==> inputs of xenon <==
==> flow/design.v (excerpt) <==
module ALU (
    input  logic clk,
    input  logic rst_n,
    input  logic [5:0] alu_op,
    input  logic word,
    input  logic [15:0] a,
    input  logic [15:0] b,
    input  logic cf_in,
    input  logic [4:0] shift_cnt,
    output logic [15:0] result
);
clock: 100.0 ns
lec_check: 0
abc_area: 1
cap_margin: 20
cell_pad_in_sites_detail_placement: 1
cell_pad_in_sites_global_placement: 1
core_aspect_ratio: 0.5
core_margin: 2
core_utilization: 29
cts_cluster_diameter: 397
cts_cluster_size: 98
gpl_routability_driven: 0
hold_slack_margin: -0.06
place_density_lb_addon: 0.19
slew_margin: 5
tns_end_percent: 40
run.sh (not shown) runs the stock make flow with config.mk's settings and CLKGATE_MAP_FILE=.
==> inputs of onyx, as changes to xenon <==
- ABC_AREA: 1 -> unset
- CELL_PAD_IN_SITES_DETAIL_PLACEMENT: 1 -> unset
- CELL_PAD_IN_SITES_GLOBAL_PLACEMENT: 1 -> unset
- CORE_ASPECT_RATIO: 0.5 -> unset
- CORE_UTILIZATION: 29 -> 40
- CTS_CLUSTER_DIAMETER: 397 -> unset
- CTS_CLUSTER_SIZE: 98 -> unset
- GPL_ROUTABILITY_DRIVEN: 0 -> unset
- HOLD_SLACK_MARGIN: -0.06 -> unset
- PLACE_DENSITY_LB_ADDON: 0.19 -> unset
- SLEW_MARGIN: 5 -> 20
- TNS_END_PERCENT: 40 -> unset
==> inputs of pepper, as changes to xenon <==
- ABC_AREA: 1 -> unset
- CELL_PAD_IN_SITES_DETAIL_PLACEMENT: 1 -> unset
- CELL_PAD_IN_SITES_GLOBAL_PLACEMENT: 1 -> unset
- CORE_ASPECT_RATIO: 0.5 -> unset
- CORE_UTILIZATION: 29 -> 65
- CTS_CLUSTER_DIAMETER: 397 -> 98
- CTS_CLUSTER_SIZE: 98 -> unset
- GPL_ROUTABILITY_DRIVEN: 0 -> unset
- HOLD_SLACK_MARGIN: -0.06 -> unset
- PLACE_DENSITY_LB_ADDON: 0.19 -> unset
- SLEW_MARGIN: 5 -> 20
- TNS_END_PERCENT: 40 -> 5
==> flow/constraint.sdc (replaced) <==
create_clock -name core_clock -period 29.6 [get_ports {clk}]
set_input_delay 5.9200 -clock core_clock [delete_from_list [all_inputs] [get_ports {clk}]]
set_output_delay 5.9200 -clock core_clock [all_outputs]
set_load 0.01 [all_outputs]
==> flow_summary.yaml <==
# physical design summary
outcome:
  status: "no timing/DRC/antenna violations"
global_routing:
  grt_util_met2: 0.386
  grt_max_degree: 34
flow_run:
  warnings: 48
setup_path:
  cp-start-kind: "input pin"
  cp_num_buf_inv: 20
finish:
  syn2layout_area_growth_pct: 9.36
  comb_cells: 1981
sta:
  slew_viol_final: 0
  rsz0062_at_grt: "no"
hold_path:
  worst_hold_path.num_cells: 5
  hp-start: "cf_in"
power_and_ir_drop:
  power_sequential_mw: 0.00916
  p_leak_nw: 9.35
synth:
  syn-num-nets: 2914
  mux_share: 0.00312
# the run above: xenon

==> flow_summary.yaml <==
# yosys + openroad results
outcome:
  first-error: "[ERROR GRT-0232] Routing congestion too high. Check the congestion heatmap in the GUI."
  status: "did not finish"
  failing_step: "5_1_grt"
global_routing:
  grt_util_met2: 1.05
  grt_util_met1: 0.862
synth:
  mux_share: 0.0497
  syn-num-nets: 2524
  yosys_area_um2: 15800
  synth_flop_count: 16
clock_network:
  hold_buffers: 0
  post_cts_buffers: 42
# the run above: pepper

==> flow_summary.yaml <==
# physical design summary
flow_run:
  warnings: 48
sta:
  slew_viol_final: 0
  rsz0062_at_grt: "no"
global_routing:
  grt_util_met2: 0.481
  grt_max_degree: 43
setup_path:
  cp_num_buf_inv: 8
  cp-start-kind: "input pin"
finish:
  syn2layout_area_growth_pct: 8.11
power_and_ir_drop:
  p_leak_nw: 7.50
  power_sequential_mw: 0.00869
synth:
  mux_share: 0.0497
  syn-num-nets: 2524
floorplan:
  initial_core_util: 0.407
hold_path:
  hp-start: "rst_n"
  worst_hold_path.num_cells: 2
outcome:
  status: "no timing/DRC/antenna violations"
# the run above: onyx


---

==> run a <==
==> flow/design.v <==
`timescale 1ns/1ns
module ALU (
    input  logic clk,
    input  logic rst_n,
    input  logic [5:0] alu_op,
    input  logic word,
    input  logic [15:0] a,
    input  logic [15:0] b,
    input  logic cf_in,
    input  logic [4:0] shift_cnt,
    output logic [15:0] result
);
    logic [15:0] a_in, b_in;
    parameter ADD = 6'b000000;
    parameter SUB = 6'b000001;
    parameter CMP = 6'b000010;
    parameter INC = 6'b000011;
    parameter DEC = 6'b000100;
    parameter NEG = 6'b000101;
    parameter AND = 6'b000110;
    parameter OR = 6'b000111;
    parameter XOR = 6'b001000;
    parameter NOT = 6'b001001;
    parameter TEST = 6'b001010;
    parameter SHL = 6'b001011;
    parameter SHR = 6'b001100;
    parameter SAR = 6'b001101;
    parameter ROL = 6'b001110;
    parameter ROR = 6'b001111;
    parameter RCL = 6'b010000;
    parameter RCR = 6'b010001;
    parameter MUL = 6'b010010;
    parameter IMUL = 6'b010011;
    parameter DIV = 6'b010100;
    parameter IDIV = 6'b010101;
    always @(posedge clk or negedge rst_n) begin
        if (!rst_n) begin
            a_in <= 0;
            b_in <= 0;
        end else begin
            case(alu_op)
                ADD: begin
                    result <= a + b;
                end
                SUB: begin
                    result <= a - b;
                end
                CMP: begin
                    result <= a - b;
                end
                INC: begin
                    result <= a + 1;
                end
                DEC: begin
                    result <= a - 1;
                end
                NEG: begin
                    result <= 0 - a;
                end
                AND: begin
                    result <= a & b;
                end
                OR: begin
                    result <= a | b;
                end
                XOR: begin
                    result <= a ^ b;
                end
                NOT: begin
                    result <= ~a;
                end
                TEST: begin
                    result <= a & b;
                end
                SHL: begin
                    result <= a << shift_cnt;
                end
                SHR: begin
                    result <= a >> shift_cnt;
                end
                SAR: begin
                    result <= a >>> shift_cnt;
                end
                ROL: begin
                    result <= {a[15:0], a[15:0]};
                end
                ROR: begin
                    result <= {a[0], a[15:1]};
                end
                RCL: begin
                    result <= {a[15:0], cf_in};
                end
                RCR: begin
                    result <= {cf_in, a[15:0]};
                end
                MUL: begin
                    result <= a * b;    
                end
                IMUL: begin
                    result <= a * b;    
                end
                DIV: begin
                    result <= (b == 16'd0) ? 16'hFFFF : a / b;
                end
                IDIV: begin
                    result <= (b == 16'd0) ? 16'hFFFF : a / b;
                end
            endcase
        end
    end
endmodule
==> flow/run.sh <==
#!/bin/bash
# the make line also repeats each setting of config.mk as NAME=value (left out here)
make -C /OpenROAD-flow-scripts/flow DESIGN_CONFIG=/design/flow/config.mk WORK_HOME=/design/flow/orfs CLKGATE_MAP_FILE= finish
==> flow/config.mk <==
export PLATFORM = sky130hd
export DESIGN_NAME = ALU
export DESIGN_NICKNAME = ALU
export VERILOG_FILES = /design/flow/design.v
export SDC_FILE = /design/flow/constraint.sdc
export NUM_CORES = 4
export LEC_CHECK = 0
export ABC_AREA = 1
export CAP_MARGIN = 40
export CELL_PAD_IN_SITES_DETAIL_PLACEMENT = 2
export CELL_PAD_IN_SITES_GLOBAL_PLACEMENT = 1
export CORE_ASPECT_RATIO = 0.99
export CORE_MARGIN = 2
export CORE_UTILIZATION = 40
export CTS_CLUSTER_DIAMETER = 188
export GPL_TIMING_DRIVEN = 1
export HOLD_SLACK_MARGIN = 0.18
export MAX_ROUTING_LAYER = met4
export MIN_ROUTING_LAYER = met2
export SETUP_SLACK_MARGIN = 5.0
export SLEW_MARGIN = 20
==> flow/constraint.sdc <==
create_clock -name core_clock -period 31.5 [get_ports {clk}]
set_input_delay 6.3000 -clock core_clock [delete_from_list [all_inputs] [get_ports {clk}]]
set_output_delay 6.3000 -clock core_clock [all_outputs]
set_load 0.01 [all_outputs]
==> inputs of run b, as changes to run a <==
==> flow/config.mk (replaced) <==
export PLATFORM = sky130hd
export DESIGN_NAME = ALU
export DESIGN_NICKNAME = ALU
export VERILOG_FILES = /design/flow/design.v
export SDC_FILE = /design/flow/constraint.sdc
export NUM_CORES = 4
export LEC_CHECK = 0
export CAP_MARGIN = 20
export CORE_MARGIN = 2
export CORE_UTILIZATION = 68
export SETUP_SLACK_MARGIN = -2.0
export SLEW_MARGIN = 20
==> flow/constraint.sdc (replaced) <==
create_clock -name core_clock -period 29.3 [get_ports {clk}]
set_input_delay 5.8600 -clock core_clock [delete_from_list [all_inputs] [get_ports {clk}]]
set_output_delay 5.8600 -clock core_clock [all_outputs]
set_load 0.01 [all_outputs]
==> inputs of run c, as changes to run a <==
==> flow/config.mk (replaced) <==
export PLATFORM = sky130hd
export DESIGN_NAME = ALU
export DESIGN_NICKNAME = ALU
export VERILOG_FILES = /design/flow/design.v
export SDC_FILE = /design/flow/constraint.sdc
export NUM_CORES = 4
export LEC_CHECK = 0
export CAP_MARGIN = 20
export CELL_PAD_IN_SITES_DETAIL_PLACEMENT = 1
export CELL_PAD_IN_SITES_GLOBAL_PLACEMENT = 3
export CORE_MARGIN = 2
export CORE_UTILIZATION = 40
export SLEW_MARGIN = 20
==> flow/constraint.sdc (replaced) <==
create_clock -name core_clock -period 100.0 [get_ports {clk}]
set_input_delay 20.0000 -clock core_clock [delete_from_list [all_inputs] [get_ports {clk}]]
set_output_delay 20.0000 -clock core_clock [all_outputs]
set_load 0.01 [all_outputs]
==> notes <==
- In synthesized area, run c and run b do not differ.
- Run c ran to the end with no violations. Run a ended with an error in clock tree synthesis. Run b failed in global routing, error GRT-0232.
- Die area: run c is larger than run b (about 70%).
- In synthesized cell count, run c and run b do not differ.

---

==> run Y <==
RTL: the design.v shown in full above, as it stands there.
make LEC_CHECK=0 ABC_AREA=1 CAP_MARGIN=40 CELL_PAD_IN_SITES_DETAIL_PLACEMENT=2 CELL_PAD_IN_SITES_GLOBAL_PLACEMENT=1 CORE_ASPECT_RATIO=0.57 CORE_MARGIN=2 CORE_UTILIZATION=40 CTS_CLUSTER_DIAMETER=400 GPL_TIMING_DRIVEN=0 HOLD_SLACK_MARGIN=0.18 MAX_ROUTING_LAYER=met4 MIN_ROUTING_LAYER=met2 SETUP_SLACK_MARGIN=5.0 SLEW_MARGIN=20 finish   # period 31.5 ns
==> run B (differences from run Y) <==
Settings changed: ABC_AREA 1 to not set, CAP_MARGIN 40 to 20, CELL_PAD_IN_SITES_DETAIL_PLACEMENT 2 to not set, CELL_PAD_IN_SITES_GLOBAL_PLACEMENT 1 to not set, CORE_ASPECT_RATIO 0.57 to not set, CORE_UTILIZATION 40 to 65, CTS_CLUSTER_DIAMETER 400 to not set, GPL_TIMING_DRIVEN 0 to not set, HOLD_SLACK_MARGIN 0.18 to 0.29, MAX_ROUTING_LAYER met4 to not set, MIN_ROUTING_LAYER met2 to not set, SETUP_SLACK_MARGIN 5.0 to not set, TNS_END_PERCENT set to 5.
==> flow/constraint.sdc (replaced) <==
create_clock -name core_clock -period 85.3 [get_ports {clk}]
set_input_delay 17.0600 -clock core_clock [delete_from_list [all_inputs] [get_ports {clk}]]
set_output_delay 17.0600 -clock core_clock [all_outputs]
set_load 0.01 [all_outputs]
==> run K (differences from run Y) <==
Settings changed: ABC_AREA 1 to not set, CAP_MARGIN 40 to 20, CELL_PAD_IN_SITES_DETAIL_PLACEMENT 2 to not set, CELL_PAD_IN_SITES_GLOBAL_PLACEMENT 1 to not set, CORE_ASPECT_RATIO 0.57 to not set, CORE_UTILIZATION 40 to 57, CTS_CLUSTER_DIAMETER 400 to not set, GPL_TIMING_DRIVEN 0 to not set, HOLD_SLACK_MARGIN 0.18 to not set, MAX_ROUTING_LAYER met4 to not set, MIN_ROUTING_LAYER met2 to not set, SETUP_SLACK_MARGIN 5.0 to not set.
==> flow/constraint.sdc (replaced) <==
create_clock -name core_clock -period 34.3 [get_ports {clk}]
set_input_delay 6.8600 -clock core_clock [delete_from_list [all_inputs] [get_ports {clk}]]
set_output_delay 6.8600 -clock core_clock [all_outputs]
set_load 0.01 [all_outputs]
==> summary of the runs <==
- Run Y aborted during detailed placement. Run B produced a clean layout. Run K finished with timing, DRC and antenna clean.
- Area after synthesis is the same in run K and run B.
- Between run K and run B, the lower die size is in run B (gap about 14%, measured against run B).
- Critical path depth: run K is higher than run B (7).
- Between run K and run B, the lower combinational power is in run B (gap 150%, measured against run B).
- In flip-flop count, run K and run B do not differ.
- Between run K and run B, the lower via count is in run B (gap about 2.7%, measured against run B).
- Against run B, the wire length of run K is higher by about 7%.
- In run B the worst setup slack is higher than in run K, by 35 ns.
- Design area: run K is higher than run B (7.4%).
- Between run B and run K, the lower worst hold slack is in run K (gap 10 ns).
- In run K the final cell count is larger than in run B, by 7.3%.

---

==> inputs of exp/garnet <==
// ALU: RTL as listed in full above, without the edits since
clock: 50.7 ns
lec_check: 0
abc_area: 1
cap_margin: 20
cell_pad_in_sites_global_placement: 2
core_aspect_ratio: 0.79
core_margin: 2
core_utilization: 36
cts_cluster_size: 23
gpl_routability_driven: 0
gpl_timing_driven: 0
hold_slack_margin: 0.28
max_routing_layer: met5
place_density_lb_addon: 0.01
slew_margin: 20
tns_end_percent: 45
==> exp/zinc (differences from exp/garnet) <==
Settings changed: CELL_PAD_IN_SITES_GLOBAL_PLACEMENT 2 to unset, CORE_ASPECT_RATIO 0.79 to unset, CORE_UTILIZATION 36 to 65, CTS_CLUSTER_SIZE 23 to unset, GPL_ROUTABILITY_DRIVEN 0 to unset, GPL_TIMING_DRIVEN 0 to unset, HOLD_SLACK_MARGIN 0.28 to unset, MAX_ROUTING_LAYER met5 to unset, PLACE_DENSITY_LB_ADDON 0.01 to unset, TNS_END_PERCENT 45 to 5.
==> flow/constraint.sdc (replaced) <==
create_clock -name core_clock -period 56.3 [get_ports {clk}]
set_input_delay 11.2600 -clock core_clock [delete_from_list [all_inputs] [get_ports {clk}]]
set_output_delay 11.2600 -clock core_clock [all_outputs]
set_load 0.01 [all_outputs]
==> comparison table <==
Non-clock buffer total of the final layout: exp/garnet 156; exp/zinc 95
Required time at the endpoint of the critical path: exp/garnet 50.70 ns; exp/zinc 56.28 ns
Peak supply drop: exp/garnet 0.0000212 V; exp/zinc 0.0000245 V
Buffering overhead: exp/garnet 5.96%; exp/zinc 5.11%
Endpoint of the worst hold-timing path: exp/garnet result[9]; exp/zinc result[0]
Maximum number of pins on one net before global-route repair: exp/garnet 21; exp/zinc 34
Combinational cell power: exp/garnet 347 µW; exp/zinc 294 µW
Area post-placement: exp/garnet 17400 µm²; exp/zinc 16900 µm²
Wire length on met3: exp/garnet 4860 µm; exp/zinc 4770 µm
HPWL after DPL: exp/garnet 54300 µm; exp/zinc 40100 µm
Hold_sp: exp/garnet shift_cnt[1]; exp/zinc cf_in
Status: exp/garnet no timing/DRC/antenna violations; exp/zinc no timing/DRC/antenna violations
Leak pwr: exp/garnet 9.33 nW; exp/zinc 9.31 nW
Met2 routed WL: exp/garnet 27000 µm; exp/zinc 24300 µm
P_seq: exp/garnet 18.7 µW; exp/zinc 16.3 µW
Total power consumption of the routed design: exp/garnet 385 µW; exp/zinc 325 µW
Remaining max-slew budget at the tightest pin: exp/garnet 22.7%; exp/zinc 39.4%
Cell count of the worst hold path: exp/garnet 6; exp/zinc 5
Total core area: exp/garnet 43800 µm²; exp/zinc 24200 µm²
Period utilization: exp/garnet 76.1%; exp/zinc 70.8%
Met1 Use GR: exp/garnet 45.5%; exp/zinc 50.4%
Post-Route M1 WL: exp/garnet 33900 µm; exp/zinc 20500 µm
Wire length of the first global-routing pass: exp/garnet 101000 µm; exp/zinc 84100 µm
Number of standard cells in the final layout excluding fillers: exp/garnet 3206; exp/zinc 2874
Proportion of cell area occupied by registers: exp/garnet 2.75%; exp/zinc 2.84%
CP Buf/Inv Count: exp/garnet 25; exp/zinc 19
Global-route track usage on met3: exp/garnet 3.23%; exp/zinc 4.47%

---

==> v36: inputs <==
// ALU: RTL as listed in full above, without the edits since
export LEC_CHECK = 0
export CAP_MARGIN = 20
export CORE_MARGIN = 2
export CORE_UTILIZATION = 65
export CTS_CLUSTER_DIAMETER = 339
export SETUP_SLACK_MARGIN = -2.0
export SLEW_MARGIN = 20
create_clock -name core_clock -period 30.6 [get_ports {clk}]
==> v18 (differences from v36) <==
Settings changed: CORE_UTILIZATION 65 to 40, CTS_CLUSTER_DIAMETER 339 to unset, SETUP_SLACK_MARGIN -2.0 to unset.
==> flow/constraint.sdc (replaced) <==
create_clock -name core_clock -period 52.8 [get_ports {clk}]
set_input_delay 10.5600 -clock core_clock [delete_from_list [all_inputs] [get_ports {clk}]]
set_output_delay 10.5600 -clock core_clock [all_outputs]
set_load 0.01 [all_outputs]
==> v19 (differences from v36) <==
Settings changed: CORE_UTILIZATION 65 to 68, CTS_CLUSTER_DIAMETER 339 to 344, TNS_END_PERCENT set to 5.
==> flow/constraint.sdc (replaced) <==
create_clock -name core_clock -period 29.3 [get_ports {clk}]
set_input_delay 5.8600 -clock core_clock [delete_from_list [all_inputs] [get_ports {clk}]]
set_output_delay 5.8600 -clock core_clock [all_outputs]
set_load 0.01 [all_outputs]
==> qor summary <==
item	v19	v18	v36
Result of the run	did not finish	no timing/DRC/antenna violations	complete, but fails checks
Failing step	global routing (5_1_grt)	-	-
Reasons for failing layout checks	-	-	negative setup slack
Clock network fraction of design power	-	3.7%	3.2%
Switching Share	-	53.7%	54.6%
Worst-case headroom to the max-slew limit	-	26.9%	14.4%
Switching pwr	-	0.000209 W	0.000447 W
Int Pwr	-	0.000181 W	0.000372 W
Cell Pwr Density	-	22.8 nW/um2	40.4 nW/um2
Cell with the most instances on the worst path	-	ha_1	buf_4
Top Consumer	-	combinational logic	combinational logic
Clk cell area share	-	0.461%	0.388%
Worst hold path class	-	in -> reg	in -> reg
Die width	157 um	203 um	160 um
Startpoint of the worst hold path	-	rst_n	rst_n
Tightest hold margin	-	11.32 ns	6.89 ns
Cell with the biggest individual delay on the critical path	-	o22ai_1	or4b_2
Layout Utilization	-	44.0%	84.2%
FF+latch area	-	480 um2	480 um2
Total length of routed met2 wires	-	27300 um	28200 um
No activity file was given, so power comes from the tool's default toggle rates.
